// fir
module fir(
    input clk,                               
    input signed [15:0] noisy_signal,        
    output signed [15:0] filtered_signal     
);
    integer i, j;
    localparam [143:0] COEFFS = {16'h04F6,    
                                 16'h0AE4,    
                                 16'h1089,    
                                 16'h1469,    
                                 16'h160F,    
                                 16'h1496,    
                                 16'h1089,    
                                 16'h0AE4,    
                                 16'h04F6};   
    reg signed [15:0] delayed_signal [0:8];
    reg signed [31:0] prod  [0:8];
    reg signed [32:0] sum_0 [0:4];
    reg signed [33:0] sum_1 [0:2];
    reg signed [34:0] sum_2 [0:1];
    reg signed [35:0] sum_3;
    always @(posedge clk) begin
        delayed_signal[0] <= noisy_signal;
        for (i = 1; i <= 8; i = i + 1) begin
            delayed_signal[i] <= delayed_signal[i - 1];
        end
    end
    always @(posedge clk) begin
        for (j = 0; j <= 8; j = j + 1) begin
            prod[j] <= delayed_signal[j] * $signed(COEFFS[16*j +: 16]);
        end
    end
    always @(posedge clk) begin
        sum_0[0] <= prod[0] + prod[1];
  ...
For scale: ~33 I/O pins.
Settings: LEC_CHECK=0, ABC_AREA=1, CAP_MARGIN=20, CORE_MARGIN=2, CORE_UTILIZATION=66, CTS_CLUSTER_DIAMETER=363, PLACE_DENSITY=0.35, SETUP_SLACK_MARGIN=0.86, SLEW_MARGIN=20; clock period 5.05 ns.
run.sh (not shown) runs the stock make flow with config.mk's settings and CLKGATE_MAP_FILE=.
The first run finished clean.
Rerun with:
CORE_UTILIZATION = 72   (was 66)
CTS_CLUSTER_DIAMETER = unset   (was 363)
PLACE_DENSITY = 0.64   (was 0.35)
SETUP_SLACK_MARGIN = 0.96   (was 0.86)
clock period = 3.17 ns   (was 5.05 ns; I/O delays follow)
This time the run ended with an error in global routing (5_1_grt).
Die size falls by a little under a tenth.
Area after synthesis stays the same.
Synthesized cell count does not change.
Rerun with:
ABC_AREA = unset   (was 1)
CORE_UTILIZATION = 66   (was 72)
PLACE_DENSITY = 0.35   (was 0.64)
SETUP_SLACK_MARGIN = unset   (was 0.96)
clock period = 5.05 ns   (was 3.17 ns; I/O delays follow)
Effect:
- This time the run ran to the end with violations: negative setup slack
- area after synthesis fell by 15%
- die size fell by 7.0%
- synthesized cell count fell by 37%
Rerun with:
ABC_AREA = 1   (was unset)
CORE_UTILIZATION = 72   (was 66)
CTS_CLUSTER_DIAMETER = 330   (was unset)
CTS_CLUSTER_SIZE = 99   (was unset)
PLACE_DENSITY = unset   (was 0.35)
TNS_END_PERCENT = 10   (was unset)
clock period = 3.17 ns   (was 5.05 ns; I/O delays follow)
Result: The changed run did not get past global routing (5_1_grt) (GRT-0232); die size went up by 7.5%; synthesized area went up by 17%; synthesized cell count went up by 58%.
Rerun with:
ABC_AREA = unset   (was 1)
CORE_UTILIZATION = 40   (was 72)
CTS_CLUSTER_DIAMETER = unset   (was 330)
CTS_CLUSTER_SIZE = unset   (was 99)
TNS_END_PERCENT = unset   (was 10)
clock period = 6.0 ns   (was 3.17 ns; I/O delays follow)
The new run went through all stages and came out clean.
Die area grows by well over a third.
Area after synthesis falls by about a fifth.
Synthesized cell count drops by well over a third.

fir again, from the RTL that the note above started with.
clock: 3.31 ns
lec_check: 0
abc_area: 1
cap_margin: 20
core_aspect_ratio: 1.41
core_margin: 2
core_utilization: 72
cts_cluster_diameter: 329
cts_cluster_size: 97
hold_slack_margin: 0.13
place_density_lb_addon: 0.2
setup_slack_margin: -0.32
slew_margin: 20
The baseline died in global routing (5_1_grt).
==> next run, changes <==
Settings changed: ABC_AREA 1 to not set, CORE_ASPECT_RATIO 1.41 to not set, CTS_CLUSTER_DIAMETER 329 to 400, CTS_CLUSTER_SIZE 97 to not set, HOLD_SLACK_MARGIN 0.13 to not set, PLACE_DENSITY_LB_ADDON 0.2 to not set, SETUP_SLACK_MARGIN -0.32 to 0.26.
Clock period 3.31 ns to 1.64 ns, I/O delays scaled along.
What happened:
- This time the run ended with an error in clock tree synthesis (4_1_cts)
- die size is lower by 15%
- synthesized area is lower by 15%
- synthesized cell count is lower by 37%
==> next run, changes <==
Settings changed: ABC_AREA set to 1, CTS_CLUSTER_DIAMETER 400 to not set, CTS_CLUSTER_SIZE set to 72, SETUP_SLACK_MARGIN 0.26 to -0.07.
Clock period 1.64 ns to 4.07 ns, I/O delays scaled along.
Result:
- This time the run never finished: it broke off in global routing (5_1_grt)
- die size is higher by 17%
- area after synthesis is higher by 17%
- synthesized cell count is higher by 58%
==> next run, changes <==
Settings changed: CTS_CLUSTER_DIAMETER set to 231, CTS_CLUSTER_SIZE 72 to 41, PLACE_DENSITY_LB_ADDON set to 0.21, SETUP_SLACK_MARGIN -0.07 to not set.
Clock period 4.07 ns to 1.21 ns, I/O delays scaled along.
After rerunning: The new run aborted during clock tree synthesis (4_1_cts); synthesized area stays the same; synthesized cell count stays the same; die area is unchanged.

Starting RTL as in the previous note.
Settings: LEC_CHECK=0, ABC_AREA=1, CAP_MARGIN=10, CELL_PAD_IN_SITES_DETAIL_PLACEMENT=1, CELL_PAD_IN_SITES_GLOBAL_PLACEMENT=1, CORE_ASPECT_RATIO=1.56, CORE_MARGIN=8, CORE_UTILIZATION=41, CTS_CLUSTER_DIAMETER=122, GPL_TIMING_DRIVEN=0, MIN_ROUTING_LAYER=met2, PLACE_DENSITY_LB_ADDON=0.18, SLEW_MARGIN=0, TNS_END_PERCENT=50; clock period 6.53 ns.
==> next run, changes <==
==> flow/config.mk (replaced) <==
export PLATFORM = sky130hd
export DESIGN_NAME = fir
export DESIGN_NICKNAME = fir
export VERILOG_FILES = /design/flow/design.v
export SDC_FILE = /design/flow/constraint.sdc
export NUM_CORES = 4
export LEC_CHECK = 0
export ABC_AREA = 1
export CAP_MARGIN = 20
export CORE_MARGIN = 2
export CORE_UTILIZATION = 72
export CTS_CLUSTER_SIZE = 99
export SLEW_MARGIN = 20
==> flow/constraint.sdc (replaced) <==
create_clock -name core_clock -period 4.87 [get_ports {clk}]
set_input_delay 0.9740 -clock core_clock [delete_from_list [all_inputs] [get_ports {clk}]]
set_output_delay 0.9740 -clock core_clock [all_outputs]
set_load 0.01 [all_outputs]
Cell count shrinks by 9.1%.
Utilization rises by 33 points.
Clock skew stays flat.
Routed wire length fell by 20%.

fir again, from the RTL that the note above started with.
Settings: LEC_CHECK=0, CAP_MARGIN=20, CORE_MARGIN=2, CORE_UTILIZATION=72, CTS_CLUSTER_DIAMETER=400, CTS_CLUSTER_SIZE=10, PLACE_DENSITY=0.39, SETUP_SLACK_MARGIN=0.48, SLEW_MARGIN=20; clock period 1.64 ns.
The baseline did not get past clock tree synthesis, error DPL-0038.
Change:
ABC_AREA = 1   (was not set)
CTS_CLUSTER_SIZE = not set   (was 10)
PLACE_DENSITY = 0.38   (was 0.39)
SETUP_SLACK_MARGIN = 0.26   (was 0.48)
Effect: Now the flow ended with an error in global routing, error GRT-0116; synthesized cell count went up by 58%; die area went up by 17%; synthesized area went up by 17%.
Change:
ABC_AREA = not set   (was 1)
CORE_UTILIZATION = 40   (was 72)
CTS_CLUSTER_DIAMETER = not set   (was 400)
PLACE_DENSITY = not set   (was 0.38)
SETUP_SLACK_MARGIN = not set   (was 0.26)
clock period = 5.7 ns   (was 1.64 ns; I/O delays follow)
Now the flow completed without violations.
Synthesized area goes down by 15%.
Die size goes up by 53%.
Synthesized cell count goes down by 37%.
Change:
ABC_AREA = 1   (was not set)
CORE_UTILIZATION = 72   (was 40)
PLACE_DENSITY = 0.67   (was not set)
SETUP_SLACK_MARGIN = -0.07   (was not set)
clock period = 4.29 ns   (was 5.7 ns; I/O delays follow)
What happened:
- Now the flow reached the layout checks and failed them: negative setup slack
- global-route usage increases by 23 points
- via count rises by well over a third
- core utilization increases by 37 points
- design area came out higher by about a fifth
- register-to-register slack is worse by 0.62 ns
- worst setup slack loses 0.62 ns
- die size fell by a quarter to a third
- maximum frequency climbs by about a fifth
Change:
CORE_ASPECT_RATIO = 1.41   (was not set)
CTS_CLUSTER_DIAMETER = 329   (was not set)
CTS_CLUSTER_SIZE = 81   (was not set)
PLACE_DENSITY = 0.37   (was 0.67)
SETUP_SLACK_MARGIN = not set   (was -0.07)
clock period = 3.31 ns   (was 4.29 ns; I/O delays follow)
The new run ended with an error in global routing, error GRT-0116.
Die size is about the same.
Synthesized cell count stays the same.
Synthesized area stays the same.
Change:
CORE_ASPECT_RATIO = not set   (was 1.41)
CTS_CLUSTER_DIAMETER = 400   (was 329)
CTS_CLUSTER_SIZE = 79   (was 81)
PLACE_DENSITY = not set   (was 0.37)
SETUP_SLACK_MARGIN = 0.46   (was not set)
clock period = 1.64 ns   (was 3.31 ns; I/O delays follow)
=> The changed run did not get past clock tree synthesis. Die size barely changes. Synthesized cell count is unchanged. Area after synthesis does not change.

## run 1
fir again, from the RTL that the note above started with.
==> flow/design.v (excerpt) <==
module fir(
    input clk,                               
    input signed [15:0] noisy_signal,        
    output signed [15:0] filtered_signal     
);
    integer i, j;
    localparam [143:0] COEFFS = {16'h04F6,    
                                 16'h0AE4,    
                                 16'h1089,    
                                 16'h1469,    
                                 16'h160F,    
                                 16'h1496,    
                                 16'h1089,    
                                 16'h0AE4,    
                                 16'h04F6};   
    reg signed [15:0] delayed_signal [0:8];
    reg signed [31:0] prod  [0:8];
    reg signed [32:0] sum_0 [0:4];
    reg signed [33:0] sum_1 [0:2];
    reg signed [34:0] sum_2 [0:1];
    reg signed [35:0] sum_3;
    always @(posedge clk) begin
        delayed_signal[0] <= noisy_signal;
        for (i = 1; i <= 8; i = i + 1) begin
            delayed_signal[i] <= delayed_signal[i - 1];
        end
    end
    always @(posedge clk) begin
        for (j = 0; j <= 8; j = j + 1) begin
            prod[j] <= delayed_signal[j] * $signed(COEFFS[16*j +: 16]);
        end
    end
    always @(posedge clk) begin
        sum_0[0] <= prod[0] + prod[1];
        sum_0[1] <= prod[2] + prod[3];
        sum_0[2] <= prod[4] + prod[5];
        sum_0[3] <= prod[6] + prod[7];
        sum_0[4] <= prod[8];
    end
    always @(posedge clk) begin
        sum_1[0] <= sum_0[0] + sum_0[1];
        sum_1[1] <= sum_0[2] + sum_0[3];
  ...
Settings: LEC_CHECK=0, CAP_MARGIN=20, CORE_MARGIN=2, CORE_UTILIZATION=72, CTS_CLUSTER_DIAMETER=400, CTS_CLUSTER_SIZE=10, PLACE_DENSITY_LB_ADDON=0.08, SETUP_SLACK_MARGIN=0.48, SLEW_MARGIN=20; clock period 1.64 ns.
Run 1 got as far as clock tree synthesis (4_1_cts), where a tool error ended the run.
Inputs modified between run 1 and run 2:
# run 1
export LEC_CHECK = 0
export CAP_MARGIN = 20
export CORE_MARGIN = 2
export CORE_UTILIZATION = 72
export CTS_CLUSTER_DIAMETER = 400
export CTS_CLUSTER_SIZE = 10
export PLACE_DENSITY_LB_ADDON = 0.08
export SETUP_SLACK_MARGIN = 0.48
export SLEW_MARGIN = 20
create_clock -name core_clock -period 1.64 [get_ports {clk}]
# run 2
export LEC_CHECK = 0
export CAP_MARGIN = 20
export CORE_MARGIN = 2
export CORE_UTILIZATION = 17
export SLEW_MARGIN = 20
create_clock -name core_clock -period 5.7 [get_ports {clk}]
Results
- Run 2 went all the way through the flow, and no timing, DRC or antenna check failed.
- Run 2 against run 1: post-place instance area saw a decrease; die size saw an increase; share of synthesized cell area in and, or, nand and nor gates saw little to no change.
[inputs] run 3 vs run 2
# run 2
export LEC_CHECK = 0
export CAP_MARGIN = 20
export CORE_MARGIN = 2
export CORE_UTILIZATION = 17
export SLEW_MARGIN = 20
create_clock -name core_clock -period 5.7 [get_ports {clk}]
# run 3
export LEC_CHECK = 0
export ABC_AREA = 1
export CAP_MARGIN = 20
export CORE_MARGIN = 2
export CORE_UTILIZATION = 66
export CTS_CLUSTER_DIAMETER = 382
export PLACE_DENSITY = 0.35
export SETUP_SLACK_MARGIN = 1.13
export SLEW_MARGIN = 20
create_clock -name core_clock -period 5.05 [get_ports {clk}]
Notes after the runs:
- Run 3 — cell resize tally after clock tree synthesis 632 higher, run 2 as reference
- Run 2 → run 3: number of setup buffers added after CTS picked up an extra 112; non-clock buffer count picked up an extra 220%; met3 global-route usage picked up an extra 3.5 points.
